==> flow/design.v <==
module detect_module 
(
    CLK, RSTn,
	 RX_Pin_In,
	 H2L_Sig
);
    input CLK;
	 input RSTn;
	 input RX_Pin_In;
	 output H2L_Sig;
	 reg H2L_F1;
	 reg H2L_F2;
	 always @ ( posedge CLK or negedge RSTn )
	     if( !RSTn )
		      begin
				    H2L_F1 <= 1'b1;
					 H2L_F2 <= 1'b1;
				end
		  else
		      begin
				    H2L_F1 <= RX_Pin_In;
					 H2L_F2 <= H2L_F1;
				end
	assign H2L_Sig = H2L_F2 & !H2L_F1;
endmodule
module rx_bps_module
(
    CLK, RSTn,
	 Count_Sig, 
	 BPS_CLK
);
    input CLK;
	 input RSTn;
	 input Count_Sig;
	 output BPS_CLK;
	 reg [12:0]Count_BPS;
	 always @ ( posedge CLK or negedge RSTn )
	    if( !RSTn )
		     Count_BPS <= 13'd0;
		 else if( Count_BPS == 13'd5207 )
		     Count_BPS <= 13'd0;
		 else if( Count_Sig )
		     Count_BPS <= Count_BPS + 1'b1;
		 else
		     Count_BPS <= 13'd0;
    assign BPS_CLK = ( Count_BPS == 12'd2604 ) ? 1'b1 : 1'b0;
endmodule
module rx_control_module
(
    CLK, RSTn,
	 H2L_Sig, RX_Pin_In, BPS_CLK, RX_En_Sig,
    Count_Sig, RX_Data, RX_Done_Sig
);
    input CLK;
	 input RSTn;
	 input H2L_Sig;
	 input RX_En_Sig;
	 input RX_Pin_In;
	 input BPS_CLK;
	 output Count_Sig;
	 output [7:0]RX_Data;
	 output RX_Done_Sig;
	 reg [3:0]i;
	 reg [7:0]rData;
	 reg isCount;
	 reg isDone;
	 always @ ( posedge CLK or negedge RSTn )
	     if( !RSTn )
		      begin 
		          i <= 4'd0;
					 rData <= 8'd0;
					 isCount <= 1'b0;
					 isDone <= 1'b0;	 
				end
		  else if( RX_En_Sig )
		      case ( i )
			       4'd0 :
					 if( H2L_Sig ) begin i <= i + 1'b1; isCount <= 1'b1; end
					 4'd1 : 
					 if( BPS_CLK ) begin i <= i + 1'b1; end
					 4'd2, 4'd3, 4'd4, 4'd5, 4'd6, 4'd7, 4'd8, 4'd9 :
					 if( BPS_CLK ) begin i <= i + 1'b1; rData[ i - 2 ] <= RX_Pin_In; end
					 4'd10 :
					 if( BPS_CLK ) begin i <= i + 1'b1; end
					 4'd11 :
					 if( BPS_CLK ) begin i <= i + 1'b1; end
					 4'd12 :
					 begin i <= i + 1'b1; isDone <= 1'b1; isCount <= 1'b0; end
					 4'd13 :
					 begin i <= 4'd0; isDone <= 1'b0; end
				endcase
	 assign Count_Sig = isCount;
	 assign RX_Data = rData;
	 assign RX_Done_Sig = isDone;
endmodule
module rx_module
(
    CLK, RSTn,
    RX_Pin_In, RX_En_Sig,
	 RX_Done_Sig, RX_Data
);
    input CLK;
	 input RSTn;
	 input RX_Pin_In;
	 input RX_En_Sig;
	 output [7:0]RX_Data;
	 output RX_Done_Sig;
	 wire H2L_Sig;
	 detect_module U1
	 (
	     .CLK( CLK ),
		  .RSTn( RSTn ),
		  .RX_Pin_In( RX_Pin_In ),     
		  .H2L_Sig( H2L_Sig )          
	 );
	 wire BPS_CLK;
	 rx_bps_module U2
	 (
	     .CLK( CLK ),
		  .RSTn( RSTn ),
		  .Count_Sig( Count_Sig ),    
		  .BPS_CLK( BPS_CLK )         
	 );
	 wire Count_Sig;
	 rx_control_module U3
	 (
	     .CLK( CLK ),
		  .RSTn( RSTn ),
		  .H2L_Sig( H2L_Sig ),       
		  .RX_En_Sig( RX_En_Sig ),   
		  .RX_Pin_In( RX_Pin_In ),   
		  .BPS_CLK( BPS_CLK ),       
		  .Count_Sig( Count_Sig ),     
		  .RX_Data( RX_Data ),         
		  .RX_Done_Sig( RX_Done_Sig )  
	 );
endmodule
module control_module
(
    CLK, RSTn,
	RX_Done_Sig,
	RX_Data,
	RX_En_Sig,
	RX_Data_Out,
	RX_Valid_Out
);
    input CLK;
	input RSTn;
	input RX_Done_Sig;
	input [7:0]RX_Data;
	output RX_En_Sig;
	output [7:0]RX_Data_Out;
	output RX_Valid_Out;
	reg [7:0]rData_0;
	reg isEn;
	reg isValid;
    always @ ( posedge CLK or negedge RSTn )
	    if( !RSTn )
		    begin rData_0 <= 8'd0; isEn <= 1'b0; isValid <= 1'b0; end
		else if( RX_Done_Sig )     
		    begin rData_0 <= RX_Data; isEn <= 1'b0; isValid <= 1'b1; end
		else begin isEn <= 1'b1; isValid <= 1'b0; end
	assign RX_Data_Out  = rData_0 ;
	assign RX_En_Sig = isEn;
	assign RX_Valid_Out = isValid;
endmodule
module rx_module_demo
(
    CLK, RSTn,
	RX_Pin_In,
	RX_Data_Out,
	RX_Valid_Out
);
    input CLK;
	input RSTn;
	input RX_Pin_In;
    output [7:0]RX_Data_Out;
    output RX_Valid_Out;
	wire RX_Done_Sig;
	wire [7:0]RX_Data;
	rx_module U1
	(
	    .CLK( CLK ),
		.RSTn( RSTn ),
		.RX_Pin_In( RX_Pin_In ),    
		.RX_En_Sig( RX_En_Sig ),    
		.RX_Done_Sig( RX_Done_Sig ),   
		.RX_Data( RX_Data )            
	);
	wire RX_En_Sig;
	wire [7:0]Output_Data;
	wire Output_Valid;
	control_module U2
	(
	    .CLK( CLK ),
	    .RSTn( RSTn ),
		.RX_Done_Sig( RX_Done_Sig ),   
		.RX_Data( RX_Data ),           
		.RX_En_Sig( RX_En_Sig ),       
		.RX_Data_Out( Output_Data ),   
		.RX_Valid_Out( Output_Valid )  
	);
	 assign RX_Data_Out = Output_Data;
	 assign RX_Valid_Out = Output_Valid;
endmodule
module data_pro
(
	input clk,
	input rstn,
	input [7:0] data_in,
	input data_valid,
	output [15:0] delay_set_a, 
	output [15:0] delay_set_b,
	output [15:0] delay_set_c, 
	output [15:0] delay_set_d,
	output [15:0] duty_cycle,
	output [15:0] sub_clk_feq,
	output [15:0] sub_clk_scl
);
	reg [7:0] funct;
	reg [15:0] data;
	reg [1:0] state;
	reg update;
	reg [15:0] delay_set_a_reg;
	reg [15:0] delay_set_b_reg;
	reg [15:0] delay_set_c_reg;
	reg [15:0] delay_set_d_reg;
	reg [15:0] duty_cycle_reg;
	reg [15:0] sub_clk_feq_reg;
	reg [15:0] sub_clk_scl_reg;
	always @(posedge clk or negedge rstn) begin		 
		if (!rstn) begin
			funct <= 8'd0;
			data <= 15'd0;
			state <= 2'd0;
			update <= 1'b0;
		end
		else if (data_valid) begin
			case (state)							 
				2'd0: begin					 
					funct <= data_in;
					state <= state + 1;
					update <= 1'b0;
				end
				2'd1: begin					 
					data[15:8] <= data_in;
					state <= state +1;
					update <= 1'b0;
				end
				2'd2: begin 					 
					data[7:0] <= data_in;
					state <= 2'd0;
					update <= 1'b1;
				end
				default: begin
					funct <= 8'd0;
					data[15:0] <= 15'd0;
					state <= 2'd0;
					update <= 1'b0;
				end
			endcase
		end
		else begin
			update <= 1'b0;
		end
	end
	always @(posedge clk or negedge rstn) begin		 
		if (!rstn) begin
			delay_set_a_reg <= 15'd0;				 
			delay_set_b_reg <= 15'd10;
			delay_set_c_reg <= 15'd20;
			delay_set_d_reg <= 15'd30;
			duty_cycle_reg <= 15'd5;
			sub_clk_scl_reg <= 15'd1000;
			sub_clk_feq_reg <= 15'd10;
		end
		else if (update) begin
			case (funct)
				8'd65: delay_set_a_reg <= data;
				8'd66: delay_set_b_reg <= data;
				8'd67: delay_set_c_reg <= data;
				8'd68: delay_set_d_reg <= data;
				8'd69: duty_cycle_reg <= data;
				8'd70: if (data != 16'd0) sub_clk_feq_reg <= data;	 
				8'd83: if (data != 16'd0) sub_clk_scl_reg <= data;
				8'd0: ;
				default: ;
			endcase
		end
	end
	assign delay_set_a = delay_set_a_reg;
	assign delay_set_b = delay_set_b_reg;
	assign delay_set_c = delay_set_c_reg;
	assign delay_set_d = delay_set_d_reg;
	assign duty_cycle = duty_cycle_reg;
	assign sub_clk_feq = sub_clk_feq_reg;
	assign sub_clk_scl = sub_clk_scl_reg;
endmodule
module ch_output_module
(
	input clk,
	input rstn,
	input [15:0] sub_clk_feq,
	input [15:0] sub_clk_scl,
	input [15:0] duty_cycle,
	input [15:0] delay_set,
	output ch_output
);
	reg ch_output_reg;
	reg [15:0] sub_clk_count;
	reg [15:0] subsub_clk_count;
	reg [15:0] subsub_count;
	wire [15:0] sub_clk_sum;
	wire [15:0] subsub_clk_sum;
	assign sub_clk_sum = 50000000 / sub_clk_feq;
	assign subsub_clk_sum = 50000000 / sub_clk_scl;
	always @(posedge clk or negedge rstn) begin 
		if (!rstn) begin
			ch_output_reg <= 0;
			sub_clk_count <= 0;
			subsub_clk_count <=0;
			subsub_count <= 0;
		end else if (sub_clk_count >= sub_clk_sum) begin
			sub_clk_count <= 0;
			subsub_clk_count <= 0;
			subsub_count <=0;
			if (delay_set == 0) begin 
				ch_output_reg <= 1;
			end else begin
				ch_output_reg <= 0;
			end
		end else if (subsub_clk_count >= subsub_clk_sum) begin
			subsub_clk_count <= 0;
			subsub_count <= subsub_count + 1;
			if ( (subsub_count < delay_set - 1) & (delay_set != 0) ) begin
				ch_output_reg <= 0;
			end else if (subsub_count < (delay_set + duty_cycle - 1) ) begin 
				ch_output_reg <= 1;
			end else if (subsub_count >= (delay_set + duty_cycle - 1) ) begin 
				ch_output_reg <= 0;
			end
		end else begin
			sub_clk_count <= sub_clk_count + 1;
			subsub_clk_count <= subsub_clk_count + 1;
		end
	end
	assign ch_output = ch_output_reg;
endmodule
module abcd_output
(
	input clk,						 
	input rstn,
	input rx_pin_in,
	output ch_a_output, ch_b_output, ch_c_output, ch_d_output
);
	wire [7:0] rx_data_out;			 
	wire rx_valid;					 
	wire [15:0] delay_set_a;		 
	wire [15:0] delay_set_b;
	wire [15:0] delay_set_c;
	wire [15:0] delay_set_d;		
	wire [15:0] duty_cycle;			 
	wire [15:0] sub_clk_feq;
	wire [15:0] sub_clk_scl;
	rx_module_demo u1				 
	(
		.CLK(clk),
		.RSTn(rstn),
		.RX_Pin_In(rx_pin_in),		 
		.RX_Data_Out(rx_data_out),	 
		.RX_Valid_Out(rx_valid)
	);
	data_pro u2						 
	(
		.clk(clk),
		.rstn(rstn),
		.data_in(rx_data_out),		 
		.data_valid(rx_valid),
		.delay_set_a(delay_set_a),	 
		.delay_set_b(delay_set_b),
		.delay_set_c(delay_set_c),
		.delay_set_d(delay_set_d),
		.duty_cycle(duty_cycle),	 
		.sub_clk_feq(sub_clk_feq),	 
		.sub_clk_scl(sub_clk_scl)	 
	);
	ch_output_module u_a
	(
		.clk(clk),
		.sub_clk_feq(sub_clk_feq),
		.sub_clk_scl(sub_clk_scl),
		.rstn(rstn),
		.delay_set(delay_set_a),
		.duty_cycle(duty_cycle),
		.ch_output(ch_a_output)
	);
	ch_output_module u_b
	(
		.clk(clk),
		.sub_clk_feq(sub_clk_feq),
		.sub_clk_scl(sub_clk_scl),
		.rstn(rstn),
		.delay_set(delay_set_b),
		.duty_cycle(duty_cycle),
		.ch_output(ch_b_output)
	);
	ch_output_module u_c
	(
		.clk(clk),
		.sub_clk_feq(sub_clk_feq),
		.sub_clk_scl(sub_clk_scl),
		.rstn(rstn),
		.delay_set(delay_set_c),
		.duty_cycle(duty_cycle),
		.ch_output(ch_c_output)
	);
	ch_output_module u_d
	(
		.clk(clk),
		.sub_clk_feq(sub_clk_feq),
		.sub_clk_scl(sub_clk_scl),
		.rstn(rstn),
		.delay_set(delay_set_d),
		.duty_cycle(duty_cycle),
		.ch_output(ch_d_output)
	);
endmodule
==> flow/run.sh <==
#!/bin/bash
# the make line also repeats each setting of config.mk as NAME=value (left out here)
make -C /OpenROAD-flow-scripts/flow DESIGN_CONFIG=/design/flow/config.mk WORK_HOME=/design/flow/orfs CLKGATE_MAP_FILE= finish
==> flow/config.mk <==
export PLATFORM = sky130hd
export DESIGN_NAME = abcd_output
export DESIGN_NICKNAME = abcd_output
export VERILOG_FILES = /design/flow/design.v
export SDC_FILE = /design/flow/constraint.sdc
export NUM_CORES = 4
export LEC_CHECK = 0
export ABC_AREA = 1
export CAP_MARGIN = 20
export CORE_MARGIN = 2
export CORE_UTILIZATION = 72
export CTS_CLUSTER_SIZE = 98
export SLEW_MARGIN = 20
==> flow/constraint.sdc <==
create_clock -name core_clock -period 79.9 [get_ports {clk}]
set_input_delay 15.9800 -clock core_clock [delete_from_list [all_inputs] [get_ports {clk}]]
set_output_delay 15.9800 -clock core_clock [all_outputs]
set_load 0.01 [all_outputs]
==> notes.md, run 1 <==
yosys + openroad results -> stage delay of the slowest cell on the critical path 0.42 ns, final period demand of the worst path 73.48 ns, # IOs 7, Layout Skew 0.0646 ns, Crit Path Max Fanout 35, worst setup path class flop to flop, highest-delay cell along the critical path o21ai_0, proportion of synthesized area in mux cells 0.0820%, RSZ-0062 raised after global routing true, Arr. time, crit path 73.97 ns, total number of vias 82331, cell with the most instances after synthesis nand2_1, number of warnings issued by yosys 6, length of routed wiring on met1 91200 um, total length of routed wires 236000 um, Yosys Instances 11785, number of antenna violations at the first check in global routing 7, sort of element at the start of the critical path flop, Crit path required time 80.38 ns, placeable core region 105000 sq um, hold path cells 0, number of synthesized flops with an enable pin 0, top flip-flop cell by instance count after synthesis dfrtp_1, actual transition at the worst max-transition pin 1.27 ns, CP endpoint u_b.subsub_count[15], Max-slew headroom 14.7%, library cell used as clock root buffer clkbuf_16, clock latency of the later-clocked register in the worst-skew pair 0.61 ns, Floorplan Utilization 72.5%, Placement Rows 119, vertical die dimension 330 um, AND/OR/NAND/NOR Cells, Area Fraction 32.2%, number of buffer and inverter stages on the critical path 76, endpoint of the most critical register-to-register path u_b.subsub_count[15], max layer used met5, area fraction in compound gates after synthesis 18.5%, GRT Residual Overflow 0, run status timing/DRC/antenna clean, pin count of the biggest net entering global routing 85, GR Util All Layers 41.4%, final hold violation count 0, sum of negative setup slack 0 ns, fin. max-slew vios 0, OpenROAD warning count 45, worst reg2reg path depth 455, number of remaining DRC errors 0, Met3 Wirelength 19400 um, Syn-to-layout area delta 6.07%, Mean Syn Cell Area 6.48 sq um, drt initial violations 6602, overall chip area 109000 sq um, fraction of synthesized cell area in xor and xnor cells 9.62%, commonest cells in the netlist nand2_1 (2521), inv_1 (1501), ha_1 (1071), a21oi_1 (1021), o21ai_0 (900), total nets after synthesis 12863, Vias per Instance 6.16, Hold-fix buffers, CTS 0, critical path capture point type flop, clock slew seen by the registers of the worst setup and hold paths 0.07 ns, Max Buffers Root-to-Sink 3, number of global-route vias before repair 78512, share of the clock period used by the worst path after layout 92.0%, most prevalent standard cell on the critical path nand2_1, number of clock sinks seen by CTS 374, maximum clock rate 13.6 MHz, leading cell types by total area after synthesis ha_1 (18%), nand2_1 (12%), dfrtp_1 (12%), max-cap check violation count 0, worst reg2reg startpoint u2.sub_clk_scl_reg[0], drt first pass iters 8, Stages on worst setup path 455, half-perimeter wire length after placement 178000 um, count of port buffers added during placement 6, FF-to-FF setup slack 6.42 ns, Avg WL per Cell 17.6 um, TritonCTS clock tree yes, filler instances 8131, net count reported at finish 13021, post-route antenna net violation count 0, last weighted congestion value of the routability-driven placer 0.964, chip area from the yosys synthesis statistics 76300 sq um, worst hold path startpoint u1.U1.U1.H2L_F1, Post-synth seq share 12.3%, async set-reset flop share out of synthesis 100%, netlist area before placement 76300 sq um, Hold/Removal Path Class flop to flop, detailed-routed wire length on met2 108000 um, width of the chip 330 um, Top logic family simple AND/OR/NAND/NOR gates, global-route wire length before repair 377000 um, share of the synthesized area in the top cell type 17.6%, count of state elements after synthesis 374, gate family responsible for the most delay along the worst path AND-OR/OR-AND gates, post-synthesis share of cell area spent on full adders, half adders and majority gates 17.7%, number of levels the H-tree was split into 2, timing startpoint of the critical path u2.sub_clk_scl_reg[0], Setup violations, final 0, post-synthesis cell type with the largest combined area ha_1, number of CTS-inserted buffers 41, number of instances in the synthesized netlist 11785, WHS Endpoint u1.U1.U1.H2L_F2, count of cell types in the netlist 97
[timing repair]
action | CTS | global route
endpoints found under the hold margin | 0 | 0
resized | 0 | 93
endpoints found under the setup margin | 0 | 196
buffers inserted | 0 | 41
[metrics by stage]
stage,std cells,setup WS (ns),cell area [sq um],util (%),hold WS (ns)
6_report,13371,6.42,81000,76.9,0.376
5_1_grt,13367,-0.350,80900,76.9,0.380
4_1_cts,13310,1.10,80200,76.2,0.375
3_5_place_dp,13234,1.38,78700,74.8,0.362
3_3_place_gp,13234,5.01,78700,74.8,0.356
2_1_floorplan,11785,9.44,76300,-,0.354
[metal layers]
layer / up-vias / GRT usage, %
met5: - / 0
met4: 6 / 26.3
met3: 1201 / 6.32
met2: 3855 / 70.7
met1: 37456 / 48.5
li1: 39813 / -
[layout make-up]
cell class	instances	area, sq um	area share (%)
Clock buffer	61	1200	1.48
Antenna cell	4	10.0	0.0124
Clock inverter	15	279	0.345
Multi-Input combinational cell	9623	59800	73.8
Timing Repair Buffer	298	2340	2.89
Inverter	1594	6150	7.60
Timing Repair inverter	11	57.6	0.0711
Tap cell	1391	1740	2.15
Sequential cell	374	9390	11.6
==> inputs of run 2 (changes only) <==
CTS_CLUSTER_SIZE = unset   (was 98)
clock period = 69.0 ns   (was 79.9 ns; I/O delays follow)
==> run 2 against run 1 <==
Effect of this change: now fails the layout checks on capacitance limit, slew limit; global-route usage shrank 2.2 points; via count shrank 0.83%; wire length shrank 3.1%; critical endpoint is now u_c.sub_clk_count[1]; flip-flop count is the same; synthesized area is the same; largest cell class unchanged.
==> notes.md, run 2 <==
yosys + openroad results -> run status complete, but fails checks (was timing/DRC/antenna clean), failed layout checks capacitance limit, slew limit, worst setup slack after layout 3.68 ns (was 6.42 ns), leading cell types by total area after synthesis ha_1 (18%), nand2_1 (12%), dfrtp_1 (12%) (unchanged), Max-slew headroom -73.7% (was 14.7%), total number of vias 81650 (was 82331), post-route antenna net violation count 0 (unchanged), gate family responsible for the most delay along the worst path AND-OR/OR-AND gates (unchanged), Floorplan Utilization 72.5% (unchanged), Post-synth seq share 12.3% (unchanged), Avg WL per Cell 17.0 um (was 17.6 um), post-synthesis share of cell area spent on full adders, half adders and majority gates 17.7% (unchanged), library cell used as clock root buffer clkbuf_16 (unchanged), TritonCTS clock tree yes (unchanged), Top logic family simple AND/OR/NAND/NOR gates (unchanged), vertical die dimension 330 um (unchanged), Placed Cells incl. Taps 13157 (was 13234), number of buffer and inverter stages on the critical path 69 (was 76), Layout Skew 0.0427 ns (was 0.0646 ns), FF-to-FF setup slack 3.68 ns (was 6.42 ns), worst slack, placed -3.49 ns (was 1.38 ns), sequential cell area in the final layout 9390 sq um (unchanged), chip area from the yosys synthesis statistics 76300 sq um (unchanged), number of warnings issued by yosys 6 (unchanged), actual transition at the worst max-transition pin 2.54 ns (was 1.27 ns), Vias per Instance 6.07 (was 6.16), commonest cells in the netlist nand2_1 (2521), inv_1 (1501), ha_1 (1071), a21oi_1 (1021), o21ai_0 (900) (unchanged), drt initial violations 6408 (was 6602), Syn-to-layout area delta 8.60% (was 6.07%), Crit path required time 69.49 ns (was 80.38 ns), placeable core region 105000 sq um (unchanged), post-synthesis cell type with the largest combined area ha_1 (unchanged), total nets after synthesis 12863 (unchanged), Placement Rows 119 (unchanged), share of the clock period used by the worst path after layout 94.7% (was 92.0%), count of port buffers added during placement 6 (unchanged), stage delay of the slowest cell on the critical path 0.61 ns (was 0.42 ns), sum of negative setup slack 0 ns (unchanged), Stages on worst setup path 448 (was 455), width of the chip 330 um (unchanged), Setup violations, final 0 (unchanged), Crit Path Max Fanout 25 (was 35), overall chip area 109000 sq um (unchanged), last weighted congestion value of the routability-driven placer 1.02 (was 0.964), max-cap check violation count 1 (was 0), top flip-flop cell by instance count after synthesis dfrtp_1 (unchanged), GRT Residual Overflow 0 (unchanged), final period demand of the worst path 65.32 ns (was 73.48 ns), endpoint of the most critical register-to-register path u_c.sub_clk_count[1] (was u_b.subsub_count[15]), count of state elements after synthesis 374 (unchanged), OpenROAD warning count 46 (was 45), fin. max-slew vios 3 (was 0), number of clock sinks seen by CTS 374 (unchanged), highest-delay cell along the critical path dfstp_2 (was o21ai_0), Hold/Removal Path Class flop to flop (unchanged), post-layout instance count excluding filler cells 13450 (was 13371), sort of element at the start of the critical path flop (unchanged), number of synthesized flops with an enable pin 0 (unchanged), filler instances 8136 (was 8131), # IOs 7 (unchanged), hold path cells 0 (unchanged), maximum clock rate 15.3 MHz (was 13.6 MHz), cell area after layout 82900 sq um (was 81000 sq um), CP endpoint u_c.sub_clk_count[1] (was u_b.subsub_count[15]), drt first pass iters 8 (unchanged), count of cell types in the netlist 97 (unchanged), net count reported at finish 13101 (was 13021), pin count of the biggest net entering global routing 114 (was 85), AND/OR/NAND/NOR Cells, Area Fraction 32.2% (unchanged), number of remaining DRC errors 0 (unchanged), number of global-route vias before repair 76481 (was 78512), Arr. time, crit path 65.80 ns (was 73.97 ns), final hold violation count 0 (unchanged), worst reg2reg path depth 448 (was 455), Post-DP Area 78200 sq um (was 78700 sq um), cell with the most instances after synthesis nand2_1 (unchanged), clock slew seen by the registers of the worst setup and hold paths 0.06 ns (was 0.07 ns), half-perimeter wire length after placement 173000 um (was 178000 um), proportion of synthesized area in mux cells 0.0820% (unchanged), worst reg2reg startpoint u2.sub_clk_feq_reg[1] (was u2.sub_clk_scl_reg[0]), worst setup path class flop to flop (unchanged), fraction of synthesized cell area in xor and xnor cells 9.62% (unchanged), GR Util All Layers 39.2% (was 41.4%), global-route wire length before repair 360000 um (was 377000 um), area fraction in compound gates after synthesis 18.5% (unchanged), critical path capture point type flop (unchanged), Hold-fix buffers, CTS 0 (unchanged), Yosys Instances 11785 (unchanged), netlist area before placement 76300 sq um (unchanged), total length of routed wires 229000 um (was 236000 um), number of antenna violations at the first check in global routing 2 (was 7), number of CTS-inserted buffers 42 (was 41), timing startpoint of the critical path u2.sub_clk_feq_reg[1] (was u2.sub_clk_scl_reg[0]), WHS Endpoint u1.U1.U1.H2L_F2 (unchanged), share of the synthesized area in the top cell type 17.6% (unchanged), number of levels the H-tree was split into 2 (unchanged), Mean Syn Cell Area 6.48 sq um (unchanged), clock latency of the later-clocked register in the worst-skew pair 0.60 ns (was 0.61 ns), most prevalent standard cell on the critical path nand2_1 (unchanged), async set-reset flop share out of synthesis 100% (unchanged), number of instances in the synthesized netlist 11785 (unchanged), Gate Area 60900 sq um (was 59800 sq um), Max Buffers Root-to-Sink 3 (unchanged), worst hold path startpoint u1.U1.U1.H2L_F1 (unchanged)
[run 2: repair_timing]
item                                    in CTS  in global routing
endpoints found under the setup margin     196                196
pin swaps                                    3                138
gates cloned                                 2                 24
buffers inserted                            10                177
gates resized                               61                418
[run 2: final cells by class]
| class | count | share of cell area [%] |
|---|---|---|
| Inverter | 1594 | 7.54 |
| Timing Repair Buffer | 370 | 3.55 |
| Clock inverter | 19 | 0.427 |
| Sequential cell | 374 | 11.3 |
| Timing Repair inverter | 9 | 0.0785 |
| Clock buffer | 58 | 1.44 |
| Antenna cell | 3 | 0.00906 |
| Tap cell | 1391 | 2.10 |
| Multi-Input combinational cell | 9632 | 73.5 |
[run 2: routing by layer]
layer  GRT usage, %  wire length (um)  part of all wire (%)  up-vias
met5              0                 0                     0        -
met4           20.8             13700                   6.0        0
met3           4.41             15300                   6.7      980
met2           69.2            109000                    48     3076
met1           46.7             90800                    40    37589
li1               -                 -                     -    40005
[run 2: through the flow]
stage | hold WS [ns] | util (%)
after floorplan | 0.354 | -
after global placement | 0.358 | 74.2
after detailed placement | 0.363 | 74.2
after CTS | 0.372 | 76.0
after global routing | 0.374 | 78.7
final | 0.370 | 78.7
==> inputs of run 3 (changes only) <==
CAP_MARGIN = 10   (was 20)
CELL_PAD_IN_SITES_DETAIL_PLACEMENT = 2   (was unset)
CELL_PAD_IN_SITES_GLOBAL_PLACEMENT = 1   (was unset)
CORE_ASPECT_RATIO = 1.9   (was unset)
CORE_MARGIN = 9   (was 2)
CORE_UTILIZATION = 34   (was 72)
CTS_CLUSTER_DIAMETER = 198   (was unset)
GPL_ROUTABILITY_DRIVEN = 1   (was unset)
PLACE_DENSITY_LB_ADDON = 0.03   (was unset)
SETUP_SLACK_MARGIN = -2.0   (was unset)
SLEW_MARGIN = 25   (was 20)
TNS_END_PERCENT = 5   (was unset)
clock period = 95.9 ns   (was 69.0 ns; I/O delays follow)
==> run 3 against run 2 <==
Effect of this change: now clean on timing, DRC and antenna; synthesized area did not move; sequential share of layout area rose by 0.27 points; count of clock-buffer cells in the layout rose by 3; highest routed layer is now met5.
==> notes.md, run 3 <==
yosys + openroad results -> number of remaining DRC errors 0 (unchanged), last weighted congestion value of the routability-driven placer 0.901 (was 1.02), async set-reset flop share out of synthesis 100% (unchanged), placeable core region 223000 sq um (was 105000 sq um), post-synthesis cell type with the largest combined area ha_1 (unchanged), post-route antenna net violation count 0 (unchanged), net count reported at finish 12818 (was 13101), fin. max-slew vios 0 (was 3), worst setup path class flop to flop (unchanged), Placement Rows 239 (was 119), critical path capture point type flop (unchanged), count of port buffers added during placement 6 (unchanged), netlist area before placement 76300 sq um (unchanged), half-perimeter wire length after placement 275000 um (was 173000 um), number of warnings issued by yosys 6 (unchanged), total number of vias 81556 (was 81650), run status timing/DRC/antenna clean (was complete, but fails checks), library cell used as clock root buffer clkbuf_16 (unchanged), Hold-fix buffers, CTS 0 (unchanged), Vias per Instance 5.56 (was 6.07), Arr. time, crit path 87.29 ns (was 65.80 ns), number of global-route vias before repair 93380 (was 76481), Setup violations, final 0 (unchanged), Crit Path Max Fanout 34 (was 25), highest-delay cell along the critical path inv_1 (was dfstp_2), Avg WL per Cell 22.0 um (was 17.0 um), Max Buffers Root-to-Sink 3 (unchanged), drt first pass iters 7 (was 8), width of the chip 362 um (was 330 um), most prevalent standard cell on the critical path nand2_1 (unchanged), total length of routed wires 322000 um (was 229000 um), clock latency of the later-clocked register in the worst-skew pair 0.64 ns (was 0.60 ns), number of levels the H-tree was split into 2 (unchanged), commonest cells in the netlist nand2_1 (2521), inv_1 (1501), ha_1 (1071), a21oi_1 (1021), o21ai_0 (900) (unchanged), Stages on worst setup path 444 (was 448), endpoint of the most critical register-to-register path u_b.ch_output_reg (was u_c.sub_clk_count[1]), maximum clock rate 11.5 MHz (was 15.3 MHz), number of synthesized flops with an enable pin 0 (unchanged), worst reg2reg startpoint u2.sub_clk_feq_reg[13] (was u2.sub_clk_feq_reg[1]), GR Util All Layers 25.8% (was 39.2%), drt initial violations 2141 (was 6408), WHS Endpoint u1.U1.U1.H2L_F2 (unchanged), Hold/Removal Path Class flop to flop (unchanged), final hold violation count 0 (unchanged), Crit path required time 96.40 ns (was 69.49 ns), top flip-flop cell by instance count after synthesis dfrtp_1 (unchanged), final period demand of the worst path 86.79 ns (was 65.32 ns), worst hold path startpoint u1.U1.U1.H2L_F1 (unchanged), share of the clock period used by the worst path after layout 90.5% (was 94.7%), stage delay of the slowest cell on the critical path 0.73 ns (was 0.61 ns), leading cell types by total area after synthesis ha_1 (18%), nand2_1 (12%), dfrtp_1 (12%) (unchanged), final design utilization 36.3% (was 78.7%), fraction of synthesized cell area in xor and xnor cells 9.62% (unchanged), GRT Residual Overflow 0 (unchanged), FF-to-FF setup slack 9.11 ns (was 3.68 ns), number of antenna violations at the first check in global routing 6 (was 2), global-route wire length before repair 506000 um (was 360000 um), number of instances in the synthesized netlist 11785 (unchanged), count of cell types in the netlist 97 (unchanged), CP endpoint u_b.ch_output_reg (was u_c.sub_clk_count[1]), post-synthesis share of cell area spent on full adders, half adders and majority gates 17.7% (unchanged), sort of element at the start of the critical path flop (unchanged), Layout Skew 0.0616 ns (was 0.0427 ns), number of buffer and inverter stages on the critical path 65 (was 69), number of CTS-inserted buffers 42 (unchanged), Setup Fix Bufs, Post-CTS 0 (was 10), Syn-to-layout area delta 6.11% (was 8.60%), sum of negative setup slack 0 ns (unchanged), cell with the most instances after synthesis nand2_1 (unchanged), total nets after synthesis 12863 (unchanged), AND/OR/NAND/NOR Cells, Area Fraction 32.2% (unchanged), Yosys Instances 11785 (unchanged), RSZ-0062 raised after global routing false, chip area from the yosys synthesis statistics 76300 sq um (unchanged), # IOs 7 (unchanged), Post-synth seq share 12.3% (unchanged), worst reg2reg path depth 444 (was 448), area fraction in compound gates after synthesis 18.5% (unchanged), max-cap check violation count 0 (was 1), gate family responsible for the most delay along the worst path AND-OR/OR-AND gates (unchanged), Max-slew headroom 28.1% (was -73.7%), Floorplan Utilization 34.2% (was 72.5%), share of the synthesized area in the top cell type 17.6% (unchanged), number of clock sinks seen by CTS 374 (unchanged), cts repair resizes 0 (was 61), hold path cells 0 (unchanged), proportion of synthesized area in mux cells 0.0820% (unchanged), overall chip area 243000 sq um (was 109000 sq um), timing startpoint of the critical path u2.sub_clk_feq_reg[13] (was u2.sub_clk_feq_reg[1]), actual transition at the worst max-transition pin 1.08 ns (was 2.54 ns), Top logic family simple AND/OR/NAND/NOR gates (unchanged), TritonCTS clock tree yes (unchanged), Mean Syn Cell Area 6.48 sq um (unchanged), vertical die dimension 671 um (was 330 um), pin count of the biggest net entering global routing 78 (was 114), clock slew seen by the registers of the worst setup and hold paths 0.07 ns (was 0.06 ns), OpenROAD warning count 41 (was 46), count of state elements after synthesis 374 (unchanged)
==> run 3: through the flow <==
stage	area (sq um)	hold WS, ns	cells	worst slack, ns
6_report	81000	0.372	14667	9.11
4_1_cts	80900	0.374	14664	7.47
5_1_grt	81000	0.377	14666	0.00887
3_5_place_dp	79500	0.364	14587	7.75
3_3_place_gp	79500	0.358	14587	9.42
2_1_floorplan	76300	0.354	11785	25.44
==> run 3: layout make-up <==
type / instances / area [sq um]
Multi-Input combinational cell: 9618 / 59600
Clock buffer: 61 / 1240
Sequential cell: 374 / 9390
Antenna cell: 2 / 5.00
Tap cell: 2892 / 3620
Clock inverter: 16 / 219
Inverter: 1594 / 6060
Timing Repair Buffer: 110 / 878
Fill cell: 27840 / 142000
==> run 3: per-layer routing <==
layer  GRT usage [%]  wire length [um]  vias up
li1                -                 -    39243
met3            1.51              4360      971
met5               0                23        -
met1            21.4            102000    40251
met2            55.5            188000     1087
met4            18.6             28200        4
==> inputs of run 4 (changes only) <==
CAP_MARGIN = 20   (was 10)
CELL_PAD_IN_SITES_DETAIL_PLACEMENT = unset   (was 2)
CELL_PAD_IN_SITES_GLOBAL_PLACEMENT = unset   (was 1)
CORE_ASPECT_RATIO = 0.63   (was 1.9)
CORE_MARGIN = 2   (was 9)
CORE_UTILIZATION = 18   (was 34)
CTS_CLUSTER_DIAMETER = unset   (was 198)
CTS_CLUSTER_SIZE = 85   (was unset)
GPL_ROUTABILITY_DRIVEN = unset   (was 1)
PLACE_DENSITY = 0.68   (was unset)
PLACE_DENSITY_LB_ADDON = unset   (was 0.03)
SETUP_SLACK_MARGIN = 3.8   (was -2.0)
SLEW_MARGIN = 20   (was 25)
TNS_END_PERCENT = 40   (was 5)
clock period = 60.7 ns   (was 95.9 ns; I/O delays follow)
==> run 4 against run 3 <==
Effect of this change: critical endpoint is now u_a.sub_clk_count[15]; non-clock buffer count rose by 1239; critical path type unchanged; synthesized area unchanged; synthesized cell count unchanged; via count rose by 3.9%.
==> notes.md, run 4 <==
yosys + openroad results -> final period demand of the worst path 58.61 ns (was 86.79 ns), Avg WL per Cell 14.2 um (was 22.0 um), gate family responsible for the most delay along the worst path AND-OR/OR-AND gates (unchanged), most prevalent standard cell on the critical path a21oi_2 (was nand2_1), count of cell types in the netlist 97 (unchanged), half-perimeter wire length after placement 190000 um (was 275000 um), share of the synthesized area in the top cell type 17.6% (unchanged), number of antenna violations at the first check in global routing 6 (unchanged), number of synthesized flops with an enable pin 0 (unchanged), endpoint of the most critical register-to-register path u_a.sub_clk_count[15] (was u_b.ch_output_reg), Placement Rows 189 (was 239), Antenna diodes 0 (was 2), Post-DP Area 88600 sq um (was 79500 sq um), CP endpoint u_a.sub_clk_count[15] (was u_b.ch_output_reg), Crit path required time 61.15 ns (was 96.40 ns), critical path capture point type flop (unchanged), pin count of the biggest net entering global routing 95 (was 78), Yosys Instances 11785 (unchanged), total number of vias 84767 (was 81556), Stages on worst setup path 441 (was 444), worst reg2reg startpoint u2.sub_clk_scl_reg[1] (was u2.sub_clk_feq_reg[13]), final design utilization 24.6% (was 36.3%), Syn-to-layout area delta 35.6% (was 6.11%), width of the chip 824 um (was 362 um), actual transition at the worst max-transition pin 1.03 ns (was 1.08 ns), # IOs 7 (unchanged), highest-delay cell along the critical path dfrtp_1 (was inv_1), Crit Path Max Fanout 12 (was 34), FF-to-FF setup slack 2.09 ns (was 9.11 ns), overall chip area 429000 sq um (was 243000 sq um), TritonCTS clock tree yes (unchanged), count of state elements after synthesis 374 (unchanged), number of remaining DRC errors 0 (unchanged), count of port buffers added during placement 6 (unchanged), fin. max-slew vios 0 (unchanged), share of the clock period used by the worst path after layout 96.6% (was 90.5%), global-route wire length before repair 398000 um (was 506000 um), library cell used as clock root buffer clkbuf_16 (unchanged), Hold-fix buffers, CTS 0 (unchanged), top flip-flop cell by instance count after synthesis dfrtp_1 (unchanged), post-synthesis cell type with the largest combined area ha_1 (unchanged), placeable core region 421000 sq um (was 223000 sq um), total nets after synthesis 12863 (unchanged), total length of routed wires 265000 um (was 322000 um), net count reported at finish 14096 (was 12818), Max Buffers Root-to-Sink 3 (unchanged), AND/OR/NAND/NOR Cells, Area Fraction 32.2% (unchanged), post-synthesis share of cell area spent on full adders, half adders and majority gates 17.7% (unchanged), drt first pass iters 7 (unchanged), fraction of synthesized cell area in xor and xnor cells 9.62% (unchanged), cell with the most instances after synthesis nand2_1 (unchanged), Top logic family simple AND/OR/NAND/NOR gates (unchanged), worst hold path startpoint u1.U1.U1.H2L_F1 (unchanged), area fraction in compound gates after synthesis 18.5% (unchanged), Max-slew headroom 31.0% (was 28.1%), number of warnings issued by yosys 6 (unchanged), drt initial violations 7581 (was 2141), Arr. time, crit path 59.06 ns (was 87.29 ns), Vias per Instance 4.54 (was 5.56), Mean Syn Cell Area 6.48 sq um (unchanged), number of CTS-inserted buffers 39 (was 42), clock latency of the later-clocked register in the worst-skew pair 0.59 ns (was 0.64 ns), hold path cells 0 (unchanged), Layout Skew 0.0325 ns (was 0.0616 ns), Hold/Removal Path Class flop to flop (unchanged), async set-reset flop share out of synthesis 100% (unchanged), netlist area before placement 76300 sq um (unchanged), worst reg2reg path depth 441 (was 444), commonest cells in the netlist nand2_1 (2521), inv_1 (1501), ha_1 (1071), a21oi_1 (1021), o21ai_0 (900) (unchanged), GRT Residual Overflow 0 (unchanged), proportion of synthesized area in mux cells 0.0820% (unchanged), worst setup path class flop to flop (unchanged), number of levels the H-tree was split into 2 (unchanged), number of global-route vias before repair 75519 (was 93380), Setup violations, final 0 (unchanged), number of clock sinks seen by CTS 374 (unchanged), clock slew seen by the registers of the worst setup and hold paths 0.07 ns (about the same), max-cap check violation count 0 (unchanged), last weighted congestion value of the routability-driven placer 0.934 (was 0.901), maximum clock rate 17.1 MHz (was 11.5 MHz), sort of element at the start of the critical path flop (unchanged), final hold violation count 0 (unchanged), timing startpoint of the critical path u2.sub_clk_scl_reg[1] (was u2.sub_clk_feq_reg[13]), run status timing/DRC/antenna clean (unchanged), chip area from the yosys synthesis statistics 76300 sq um (unchanged), cell area after layout 104000 sq um (was 81000 sq um), vertical die dimension 521 um (was 671 um), WHS Endpoint u1.U1.U1.H2L_F2 (unchanged), RSZ-0062 raised after global routing true (was false), GR Util All Layers 11.0% (was 25.8%), stage delay of the slowest cell on the critical path 0.39 ns (was 0.73 ns), number of instances in the synthesized netlist 11785 (unchanged), Post-synth seq share 12.3% (unchanged), number of buffer and inverter stages on the critical path 73 (was 65), OpenROAD warning count 44 (was 41), leading cell types by total area after synthesis ha_1 (18%), nand2_1 (12%), dfrtp_1 (12%) (unchanged), Floorplan Utilization 18.1% (was 34.2%), post-route antenna net violation count 0 (unchanged)
[run 4: cell type report]
| cell class | instances | area, sq um |
|---|---|---|
| fill | 45393 | 318000 |
| inverter | 1594 | 6430 |
| tap | 5634 | 7050 |
| timing repair buffer | 1349 | 10900 |
| multi-input combinational | 9622 | 68100 |
| sequential | 374 | 9390 |
| clock inverter | 26 | 290 |
| clock buffer | 44 | 1040 |
| timing repair inverter | 38 | 303 |
[run 4: stage by stage]
| stage | TNS [ns] | hold WS [ns] | setup WS [ns] | std cells |
|---|---|---|---|---|
| floorplan | 0 | 0.354 | 0.150 | 11785 |
| global placement | -10.35 | 0.358 | -0.428 | 17823 |
| detailed placement | -167.01 | 0.359 | -1.42 | 17823 |
| CTS | 0 | 0.369 | 3.25 | 18267 |
| global route | -138.16 | 0.373 | -1.30 | 18681 |
| finish | 0 | 0.370 | 2.09 | 18681 |
[run 4: timing repair]
item,4_1_cts,5_1_grt
gates resized,510,1242
pin swaps,342,717
endpoints found under the setup margin,196,196
gates cloned,31,17
buffers inserted,343,397
[run 4: layer usage]
layer	part of all wire, %	global-route usage (%)
met5	0	0
met4	1.5	1.69
met3	9.4	2.37
met2	40	15.4
met1	49	17.2
==> inputs of run 5 (changes only) <==
CORE_ASPECT_RATIO = unset   (was 0.63)
CORE_UTILIZATION = 68   (was 18)
CTS_CLUSTER_SIZE = unset   (was 85)
PLACE_DENSITY = unset   (was 0.68)
PLACE_DENSITY_LB_ADDON = 0.01   (was unset)
SETUP_SLACK_MARGIN = unset   (was 3.8)
TNS_END_PERCENT = unset   (was 40)
clock period = 68.1 ns   (was 60.7 ns; I/O delays follow)
==> run 5 against run 4 <==
Effect of this change: now fails the layout checks on capacitance limit, slew limit; synthesized area unchanged; critical endpoint is now u_d.ch_output_reg; synthesized cell count unchanged; hold slack worse by 0.0058 ns; global-route usage up 26 points; wire length down 14%; via count down 4.5%; fmax down 8.6%.
==> notes.md, run 5 <==
yosys + openroad results -> number of remaining DRC errors 0 (unchanged), number of warnings issued by yosys 6 (unchanged), net count reported at finish 13119 (was 14096), cell with the most instances after synthesis nand2_1 (unchanged), GR Util All Layers 36.8% (was 11.0%), Placement Rows 122 (was 189), filler instances 9312 (was 45393), commonest cells in the netlist nand2_1 (2521), inv_1 (1501), ha_1 (1071), a21oi_1 (1021), o21ai_0 (900) (unchanged), number of clock sinks seen by CTS 374 (unchanged), global-route wire length before repair 362000 um (was 398000 um), highest-delay cell along the critical path dfrtp_1 (unchanged), endpoint of the most critical register-to-register path u_d.ch_output_reg (was u_a.sub_clk_count[15]), run status complete, but fails checks (was timing/DRC/antenna clean), number of CTS-inserted buffers 41 (was 39), clock latency of the later-clocked register in the worst-skew pair 0.57 ns (was 0.59 ns), Yosys Instances 11785 (unchanged), post-synthesis share of cell area spent on full adders, half adders and majority gates 17.7% (unchanged), number of synthesized flops with an enable pin 0 (unchanged), stage delay of the slowest cell on the critical path 0.50 ns (was 0.39 ns), placeable core region 111000 sq um (was 421000 sq um), count of cell types in the netlist 97 (unchanged), hold path cells 0 (unchanged), actual transition at the worst max-transition pin 1.88 ns (was 1.03 ns), max-cap check violation count 1 (was 0), last weighted congestion value of the routability-driven placer 0.978 (was 0.934), failed layout checks capacitance limit, slew limit, worst hold path startpoint u1.U1.U1.H2L_F1 (unchanged), leading cell types by total area after synthesis ha_1 (18%), nand2_1 (12%), dfrtp_1 (12%) (unchanged), area fraction in compound gates after synthesis 18.5% (unchanged), worst slack, placed -3.03 ns (was -1.42 ns), AND/OR/NAND/NOR Cells, Area Fraction 32.2% (unchanged), share of the synthesized area in the top cell type 17.6% (unchanged), pin count of the biggest net entering global routing 105 (was 95), total nets after synthesis 12863 (unchanged), number of global-route vias before repair 76238 (was 75519), Avg WL per Cell 16.7 um (was 14.2 um), drt first pass iters 9 (was 7), overall chip area 115000 sq um (was 429000 sq um), post-route antenna net violation count 0 (unchanged), worst reg2reg path depth 454 (was 441), worst setup slack after layout 3.97 ns (was 2.09 ns), Floorplan Utilization 68.8% (was 18.1%), CP endpoint u_d.ch_output_reg (was u_a.sub_clk_count[15]), Arr. time, crit path 64.58 ns (was 59.06 ns), half-perimeter wire length after placement 174000 um (was 190000 um), Max Buffers Root-to-Sink 3 (unchanged), timing startpoint of the critical path u2.sub_clk_feq_reg[15] (was u2.sub_clk_scl_reg[1]), gate family responsible for the most delay along the worst path AND-OR/OR-AND gates (unchanged), Hold/Removal Path Class flop to flop (unchanged), number of levels the H-tree was split into 2 (unchanged), async set-reset flop share out of synthesis 100% (unchanged), library cell used as clock root buffer clkbuf_16 (unchanged), Layout Skew 0.0259 ns (was 0.0325 ns), # IOs 7 (unchanged), cell area after layout 83100 sq um (was 104000 sq um), number of buffer and inverter stages on the critical path 71 (was 73), number of antenna violations at the first check in global routing 4 (was 6), Crit Path Max Fanout 28 (was 12), most prevalent standard cell on the critical path nand2_1 (was a21oi_2), Stages on worst setup path 454 (was 441), critical path capture point type flop (unchanged), width of the chip 339 um (was 824 um), proportion of synthesized area in mux cells 0.0820% (unchanged), top flip-flop cell by instance count after synthesis dfrtp_1 (unchanged), total number of vias 80980 (was 84767), vertical die dimension 339 um (was 521 um), netlist area before placement 76300 sq um (unchanged), WHS Endpoint u1.U1.U1.H2L_F2 (unchanged), Syn-to-layout area delta 8.88% (was 35.6%), worst reg2reg startpoint u2.sub_clk_feq_reg[15] (was u2.sub_clk_scl_reg[1]), TritonCTS clock tree yes (unchanged), final period demand of the worst path 64.13 ns (was 58.61 ns), sort of element at the start of the critical path flop (unchanged), count of state elements after synthesis 374 (unchanged), count of port buffers added during placement 6 (unchanged), fraction of synthesized cell area in xor and xnor cells 9.62% (unchanged), worst setup path class flop to flop (unchanged), clock slew seen by the registers of the worst setup and hold paths 0.07 ns (about the same), Max-slew headroom -28.5% (was 31.0%), fin. max-slew vios 3 (was 0), Post-DP Area 78700 sq um (was 88600 sq um), Setup violations, final 0 (unchanged), Vias per Instance 5.97 (was 4.54), final hold violation count 0 (unchanged), Post-synth seq share 12.3% (unchanged), chip area from the yosys synthesis statistics 76300 sq um (unchanged), GRT Residual Overflow 0 (unchanged), maximum clock rate 15.6 MHz (was 17.1 MHz), total length of routed wires 227000 um (was 265000 um), drt initial violations 5336 (was 7581), OpenROAD warning count 44 (unchanged), number of instances in the synthesized netlist 11785 (unchanged), share of the clock period used by the worst path after layout 94.2% (was 96.6%), Mean Syn Cell Area 6.48 sq um (unchanged), Top logic family simple AND/OR/NAND/NOR gates (unchanged), post-synthesis cell type with the largest combined area ha_1 (unchanged), FF-to-FF setup slack 3.97 ns (was 2.09 ns), Crit path required time 68.55 ns (was 61.15 ns)
-- run 5: metal layers --
| metal | vias to the layer above | GRT usage [%] | part of all wire [%] |
|---|---|---|---|
| met2 | 2701 | 66.4 | 48 |
| met4 | 2 | 15.6 | 5.0 |
| met5 | - | 0 | 0.0057 |
| met3 | 781 | 3.89 | 5.9 |
| li1 | 40060 | - | - |
| met1 | 37436 | 44.1 | 41 |
-- run 5: area by class of cell --
cell class / instances / area (sq um) / share of cell area (%)
antenna: 4 / 10.0 / 0.0120
clock buffer: 58 / 1220 / 1.47
clock inverter: 17 / 173 / 0.208
inverter: 1594 / 6250 / 7.52
multi-input combinational: 9628 / 61000 / 73.4
sequential: 374 / 9390 / 11.3
tap: 1488 / 1860 / 2.24
timing repair buffer: 391 / 3130 / 3.77
timing repair inverter: 11 / 80.1 / 0.0964
-- run 5: what timing repair did --
| item | CTS | global route |
|---|---|---|
| pin swaps | 4 | 134 |
| cloned | 3 | 18 |
| gates resized | 43 | 469 |
| hold buffers | 0 | 0 |
| buffers inserted | 9 | 142 |
| endpoints found under the setup margin | 196 | 196 |
-- run 5: through the flow --
stage	instances	TNS [ns]	hold WS, ns	utilization, %
finish	13565	0	0.364	74.9
CTS	13400	0	0.364	72.4
detailed placement	13313	-417.94	0.355	71.0
floorplan	11785	0	0.354	-
global route	13561	-95.10	0.371	74.9
global placement	13313	-21.48	0.358	71.0
==> inputs of run 6 (changes only) <==
CORE_UTILIZATION = 71   (was 68)
CTS_CLUSTER_SIZE = 36   (was unset)
PLACE_DENSITY_LB_ADDON = 0.28   (was 0.01)
clock period = 89.4 ns   (was 68.1 ns; I/O delays follow)
==> run 6 against run 5 <==
Effect of this change: highest routed layer is now met4; largest cell class unchanged; the run now finishes clean; register-to-register slack better by 4.1 ns; setup slack better by 4.1 ns; synthesized cell count unchanged; critical path depth down 14; sequential share of layout area up 0.61 points; critical path type unchanged; hold slack better by 0.0023 ns; cell area down 5.1%.
==> notes.md, run 6 <==
yosys + openroad results -> run status timing/DRC/antenna clean (was complete, but fails checks), number of global-route vias before repair 76863 (was 76238), worst reg2reg path depth 440 (was 454), GR Util All Layers 39.4% (was 36.8%), max-cap check violation count 0 (was 1), worst hold path startpoint u1.U1.U1.H2L_F1 (unchanged), Placement Rows 120 (was 122), number of CTS-inserted buffers 41 (unchanged), Post-DP Area 77300 sq um (was 78700 sq um), chip area from the yosys synthesis statistics 76300 sq um (unchanged), width of the chip 332 um (was 339 um), actual transition at the worst max-transition pin 1.14 ns (was 1.88 ns), proportion of synthesized area in mux cells 0.0820% (unchanged), netlist area before placement 76300 sq um (unchanged), share of the synthesized area in the top cell type 17.6% (unchanged), global-route wire length before repair 369000 um (was 362000 um), net count reported at finish 12773 (was 13119), library cell used as clock root buffer clkbuf_16 (unchanged), stage delay of the slowest cell on the critical path 0.90 ns (was 0.50 ns), total length of routed wires 225000 um (was 227000 um), most prevalent standard cell on the critical path nand2_1 (unchanged), top flip-flop cell by instance count after synthesis dfrtp_1 (unchanged), RSZ-0062 raised after global routing false, cell area after layout 78900 sq um (was 83100 sq um), Stages on worst setup path 440 (was 454), Yosys Instances 11785 (unchanged), Crit path required time 89.85 ns (was 68.55 ns), total nets after synthesis 12863 (unchanged), post-synthesis cell type with the largest combined area ha_1 (unchanged), sum of negative setup slack 0 ns (unchanged), commonest cells in the netlist nand2_1 (2521), inv_1 (1501), ha_1 (1071), a21oi_1 (1021), o21ai_0 (900) (unchanged), number of warnings issued by yosys 6 (unchanged), fin. max-slew vios 0 (was 3), Vias per Instance 6.08 (was 5.97), Hold-fix buffers, CTS 0 (unchanged), Avg WL per Cell 17.1 um (was 16.7 um), half-perimeter wire length after placement 173000 um (was 174000 um), number of buffer and inverter stages on the critical path 56 (was 71), FF-to-FF setup slack 8.04 ns (was 3.97 ns), Arr. time, crit path 81.80 ns (was 64.58 ns), leading cell types by total area after synthesis ha_1 (18%), nand2_1 (12%), dfrtp_1 (12%) (unchanged), Max-slew headroom 22.0% (was -28.5%), Mean Syn Cell Area 6.48 sq um (unchanged), filler instances 8883 (was 9312), worst reg2reg startpoint u2.sub_clk_scl_reg[0] (was u2.sub_clk_feq_reg[15]), hold path cells 0 (unchanged), Crit Path Max Fanout 35 (was 28), Floorplan Utilization 71.4% (was 68.8%), final hold violation count 0 (unchanged), GRT Residual Overflow 0 (unchanged), number of synthesized flops with an enable pin 0 (unchanged), async set-reset flop share out of synthesis 100% (unchanged), AND/OR/NAND/NOR Cells, Area Fraction 32.2% (unchanged), Setup Fix Bufs, Post-CTS 0 (was 9), post-route antenna net violation count 0 (unchanged), timing startpoint of the critical path u2.sub_clk_scl_reg[0] (was u2.sub_clk_feq_reg[15]), # IOs 7 (unchanged), vertical die dimension 332 um (was 339 um), last weighted congestion value of the routability-driven placer 1.00 (was 0.978), placeable core region 107000 sq um (was 111000 sq um), number of remaining DRC errors 0 (unchanged), post-synthesis share of cell area spent on full adders, half adders and majority gates 17.7% (unchanged), highest-delay cell along the critical path inv_1 (was dfrtp_1), Syn-to-layout area delta 3.31% (was 8.88%), Hold/Removal Path Class flop to flop (unchanged), Top logic family simple AND/OR/NAND/NOR gates (unchanged), WHS Endpoint u1.U1.U1.H2L_F2 (unchanged), endpoint of the most critical register-to-register path u_a.sub_clk_count[14] (was u_d.ch_output_reg), TritonCTS clock tree yes (unchanged), sequential cell area in the final layout 9390 sq um (about the same), total number of vias 79896 (was 80980), maximum clock rate 12.3 MHz (was 15.6 MHz), count of state elements after synthesis 374 (unchanged), clock latency of the later-clocked register in the worst-skew pair 0.62 ns (was 0.57 ns), Layout Skew 0.0626 ns (was 0.0259 ns), fraction of synthesized cell area in xor and xnor cells 9.62% (unchanged), CP endpoint u_a.sub_clk_count[14] (was u_d.ch_output_reg), overall chip area 110000 sq um (was 115000 sq um), number of instances in the synthesized netlist 11785 (unchanged), count of port buffers added during placement 6 (unchanged), OpenROAD warning count 44 (unchanged), sort of element at the start of the critical path flop (unchanged), worst setup path class flop to flop (unchanged), Max Buffers Root-to-Sink 3 (unchanged), number of clock sinks seen by CTS 374 (unchanged), share of the clock period used by the worst path after layout 91.0% (was 94.2%), critical path capture point type flop (unchanged), clock slew seen by the registers of the worst setup and hold paths 0.07 ns (about the same), Post-synth seq share 12.3% (unchanged), drt first pass iters 9 (unchanged), pin count of the biggest net entering global routing 155 (was 105), cell with the most instances after synthesis nand2_1 (unchanged), gate family responsible for the most delay along the worst path AND-OR/OR-AND gates (unchanged), Setup violations, final 0 (unchanged), area fraction in compound gates after synthesis 18.5% (unchanged), number of levels the H-tree was split into 2 (unchanged), Gate Area 59600 sq um (was 61000 sq um), number of antenna violations at the first check in global routing 0 (was 4), count of cell types in the netlist 97 (unchanged), drt initial violations 6371 (was 5336), final period demand of the worst path 81.36 ns (was 64.13 ns)
## run 6: timing repair
action / CTS / global route
setup endpoints to repair: 0 / 196
resized: 0 / 15
hold endpoints to repair: 0 / 0
## run 6: per-layer routing
layer | vias to the layer above | share of wire [%] | track usage, %
li1 | 39337 | - | -
met1 | 36640 | 41 | 47.9
met2 | 3040 | 47 | 68.6
met3 | 879 | 6.9 | 4.41
met4 | 0 | 5.8 | 20.6
met5 | - | 0 | 0
## run 6: final cells by class
| type | instances | area share [%] |
|---|---|---|
| Tap cell | 1403 | 2.23 |
| Antenna cell | 2 | 0.00635 |
| Timing Repair Buffer | 64 | 0.647 |
| Clock inverter | 26 | 0.497 |
| Clock buffer | 50 | 1.41 |
| Multi-Input combinational cell | 9619 | 75.6 |
| Timing Repair inverter | 1 | 0.00635 |
| Sequential cell | 374 | 11.9 |
| Inverter | 1594 | 7.72 |
## run 6: stage by stage
step | std cells | hold WS (ns) | utilization, % | worst slack, ns
after floorplan | 11785 | 0.354 | - | 18.94
after global placement | 13052 | 0.358 | 72.3 | 8.49
after detailed placement | 13052 | 0.359 | 72.3 | 7.31
after CTS | 13128 | 0.369 | 73.7 | 7.01
after global routing | 13131 | 0.379 | 73.8 | 0.0474
final | 13133 | 0.366 | 73.8 | 8.04
==> inputs of run 7 (changes only) <==
CAP_MARGIN = 15   (was 20)
CORE_ASPECT_RATIO = 0.71   (was unset)
CORE_UTILIZATION = 72   (was 71)
CTS_CLUSTER_DIAMETER = 216   (was unset)
CTS_CLUSTER_SIZE = unset   (was 36)
HOLD_SLACK_MARGIN = -0.08   (was unset)
MAX_ROUTING_LAYER = met4   (was unset)
PLACE_DENSITY_LB_ADDON = unset   (was 0.28)
SLEW_MARGIN = 25   (was 20)
clock period = 58.0 ns   (was 89.4 ns; I/O delays follow)
==> run 7 against run 6 <==
Effect of this change: the run now fails in global routing (5_1_grt); synthesized cell count unchanged; die size decreased by 1.3%; synthesized area unchanged.
==> notes.md, run 7 <==
yosys + openroad results -> async set-reset flop share out of synthesis 100% (unchanged), Floorplan Utilization 72.7% (was 71.4%), run status aborted with a tool error (was timing/DRC/antenna clean), GRT Residual Overflow 661, tool error message [ERROR GRT-0232] Routing congestion too high. Check the congestion heatmap in the GUI., last weighted congestion value of the routability-driven placer 1.07 (was 1.00), Stop stage global routing (5_1_grt), Top logic family simple AND/OR/NAND/NOR gates (unchanged), top flip-flop cell by instance count after synthesis dfrtp_1 (unchanged), number of instances in the synthesized netlist 11785 (unchanged), number of synthesized flops with an enable pin 0 (unchanged), Mean Syn Cell Area 6.48 sq um (unchanged), count of state elements after synthesis 374 (unchanged), library cell used as clock root buffer clkbuf_16 (unchanged), total nets after synthesis 12863 (unchanged), cell with the most instances after synthesis nand2_1 (unchanged), Max Buffers Root-to-Sink 3 (unchanged), number of clock sinks seen by CTS 374 (unchanged), number of warnings issued by yosys 6 (unchanged), commonest cells in the netlist nand2_1 (2521), inv_1 (1501), ha_1 (1071), a21oi_1 (1021), o21ai_0 (900) (unchanged), netlist area before placement 76300 sq um (unchanged), AND/OR/NAND/NOR Cells, Area Fraction 32.2% (unchanged), fraction of synthesized cell area in xor and xnor cells 9.62% (unchanged), count of cell types in the netlist 97 (unchanged), area fraction in compound gates after synthesis 18.5% (unchanged), width of the chip 390 um (was 332 um), placeable core region 105000 sq um (was 107000 sq um), GR Util All Layers 86.4%, chip area from the yosys synthesis statistics 76300 sq um (unchanged), overall chip area 109000 sq um (was 110000 sq um), count of port buffers added during placement 6 (unchanged), Hold-fix buffers, CTS 0 (unchanged), leading cell types by total area after synthesis ha_1 (18%), nand2_1 (12%), dfrtp_1 (12%) (unchanged), Placement Rows 100 (was 120), proportion of synthesized area in mux cells 0.0820% (unchanged), Yosys Instances 11785 (unchanged), worst slack, placed -3.36 ns (was 7.31 ns), post-synthesis share of cell area spent on full adders, half adders and majority gates 17.7% (unchanged), Post-synth seq share 12.3% (unchanged), half-perimeter wire length after placement 184000 um (was 173000 um), # IOs 7 (unchanged), post-synthesis cell type with the largest combined area ha_1 (unchanged), number of levels the H-tree was split into 2 (unchanged), number of CTS-inserted buffers 41 (unchanged), vertical die dimension 278 um (was 332 um), share of the synthesized area in the top cell type 17.6% (unchanged)
## run 7: metal layers
| layer | GRT usage, % | GRT overflow |
|---|---|---|
| met5 | - | - |
| met2 | 97.5 | 337 |
| met1 | 85.7 | 77 |
| met3 | 74.8 | 74 |
| met4 | 83.5 | 173 |
## run 7: timing repair
action                                  4_1_cts
resized                                     219
endpoints found under the setup margin      196
gates cloned                                 11
pin swaps                                   152
setup buffers                               131
hold endpoints to repair                      0
## run 7: per-stage QoR
stage,setup TNS [ns],instances,area (sq um)
floorplan,-446.95,11785,79400
CTS,0,13928,87800
detailed placement,-550.25,13710,84500
global placement,-4.43,13710,84500
==> inputs of run 8 (changes only) <==
ABC_AREA = unset   (was 1)
CAP_MARGIN = 20   (was 15)
CORE_ASPECT_RATIO = unset   (was 0.71)
CORE_UTILIZATION = 68   (was 72)
CTS_CLUSTER_DIAMETER = unset   (was 216)
HOLD_SLACK_MARGIN = unset   (was -0.08)
MAX_ROUTING_LAYER = unset   (was met4)
SLEW_MARGIN = 20   (was 25)
clock period = 85.2 ns   (was 58.0 ns; I/O delays follow)
==> run 8 against run 7 <==
Effect of this change: the run now finishes clean; die size grew 2.8%; synthesized area shrank 2.8%; synthesized cell count shrank 15%.
==> notes.md, run 8 <==
yosys + openroad results -> width of the chip 334 um (was 390 um), commonest cells in the netlist ha_1 (1071), nor2_1 (998), nand2_1 (841), a21oi_1 (765), o21ai_0 (682) (was nand2_1 (2521), inv_1 (1501), ha_1 (1071), a21oi_1 (1021), o21ai_0 (900)), GRT Residual Overflow 0, top flip-flop cell by instance count after synthesis dfrtp_1 (unchanged), leading cell types by total area after synthesis ha_1 (18%), dfrtp_1 (12%), xnor2_1 (5.9%) (was ha_1 (18%), nand2_1 (12%), dfrtp_1 (12%)), OpenROAD warning count 43, TritonCTS clock tree yes, number of buffer and inverter stages on the critical path 25, clock latency of the later-clocked register in the worst-skew pair 0.62 ns, async set-reset flop share out of synthesis 100% (unchanged), worst reg2reg startpoint u2.sub_clk_scl_reg[0], WHS Endpoint u1.U1.U1.H2L_F2, count of port buffers added during placement 6 (unchanged), proportion of synthesized area in mux cells 4.91% (was 0.0820%), sort of element at the start of the critical path flop, Top logic family AND-OR/OR-AND gates (was simple AND/OR/NAND/NOR gates), chip area from the yosys synthesis statistics 74200 sq um (was 76300 sq um), final period demand of the worst path 81.03 ns, overall chip area 112000 sq um (was 109000 sq um), final hold violation count 0, number of clock sinks seen by CTS 374 (unchanged), highest-delay cell along the critical path or4_4, sum of negative setup slack 0 ns, half-perimeter wire length after placement 175000 um (was 184000 um), fin. max-slew vios 0, post-route antenna net violation count 0, Placed Cells incl. Taps 11463 (was 13710), Yosys Instances 9973 (was 11785), Hold-fix buffers, CTS 0 (unchanged), run status timing/DRC/antenna clean (was aborted with a tool error), worst slack on hold paths 0.364 ns, AND/OR/NAND/NOR Cells, Area Fraction 24.2% (was 32.2%), Floorplan Utilization 68.3% (was 72.7%), clock slew seen by the registers of the worst setup and hold paths 0.07 ns, Crit path required time 85.71 ns, Setup violations, final 0, number of synthesized flops with an enable pin 0 (unchanged), worst hold path startpoint u1.U1.U1.H2L_F1, drt initial violations 7641, GR Util All Layers 39.3%, length of routed wiring on met1 100000 um, Hold/Removal Path Class flop to flop, Max-slew headroom 25.2%, number of global-route vias before repair 72834, Arr. time, crit path 81.54 ns, most prevalent standard cell on the critical path a21o_1, Layout Skew 0.0347 ns, # IOs 7 (unchanged), post-layout instance count excluding filler cells 11743, Placement Rows 121 (was 100), hold path cells 0, vertical die dimension 334 um (was 278 um), post-synthesis share of cell area spent on full adders, half adders and majority gates 18.2% (was 17.7%), Mean Syn Cell Area 7.44 sq um (was 6.48 sq um), share of the clock period used by the worst path after layout 95.1%, number of remaining DRC errors 0, critical path capture point type flop, gate family responsible for the most delay along the worst path AND-OR/OR-AND gates, cell with the most instances after synthesis ha_1 (was nand2_1), total nets after synthesis 11051 (was 12863), stage delay of the slowest cell on the critical path 0.61 ns, detailed-routed wire length on met2 107000 um, count of cell types in the netlist 136 (was 97), Vias per Instance 6.70, FF-to-FF setup slack 4.17 ns, Post-synth seq share 12.7% (was 12.3%), number of warnings issued by yosys 6 (unchanged), total number of vias 78637, net count reported at finish 11358, final design utilization 76.1%, maximum clock rate 12.3 MHz, count of state elements after synthesis 374 (unchanged), Met3 Wirelength 20900 um, timing startpoint of the critical path u2.sub_clk_scl_reg[0], number of levels the H-tree was split into 2 (unchanged), area fraction in compound gates after synthesis 26.3% (was 18.5%), worst reg2reg path depth 443, Avg WL per Cell 20.2 um, post-synthesis cell type with the largest combined area ha_1 (unchanged), worst setup path class flop to flop, share of the synthesized area in the top cell type 18.1% (was 17.6%), total length of routed wires 238000 um, max layer used met5, Max Buffers Root-to-Sink 3 (unchanged), pin count of the biggest net entering global routing 84, Stages on worst setup path 443, last weighted congestion value of the routability-driven placer 1.01 (was 1.07), global-route wire length before repair 368000 um, placeable core region 109000 sq um (was 105000 sq um)
run 8: per-layer routing:
layer	vias up	global-route usage [%]
met5	-	0
met4	8	14.7
met3	690	4.81
met2	3515	64.0
met1	37184	53.3
li1	37240	-
run 8: area by class of cell:
type                       instances  area [sq um]
antenna                           12          30.0
clock buffer                      61          1310
clock inverter                    24           282
fill                            8318         25900
inverter                         477          1820
multi-input combinational       8857         63900
sequential                       374          9390
tap                             1414          1770
timing repair buffer             524          4180
run 8: what timing repair did:
| item | CTS | global route |
|---|---|---|
| setup endpoints to repair | 196 | 196 |
| cloned | 3 | 10 |
| pin swaps | 15 | 118 |
| buffers inserted | 19 | 151 |
| gates resized | 50 | 433 |
run 8: metrics by stage:
stage,area [sq um],setup slack [ns]
after floorplan,74400,0.0214
after global placement,77700,-0.650
after detailed placement,77700,-2.56
after CTS,79700,0.0403
after global routing,82600,-0.847
final,82600,4.17
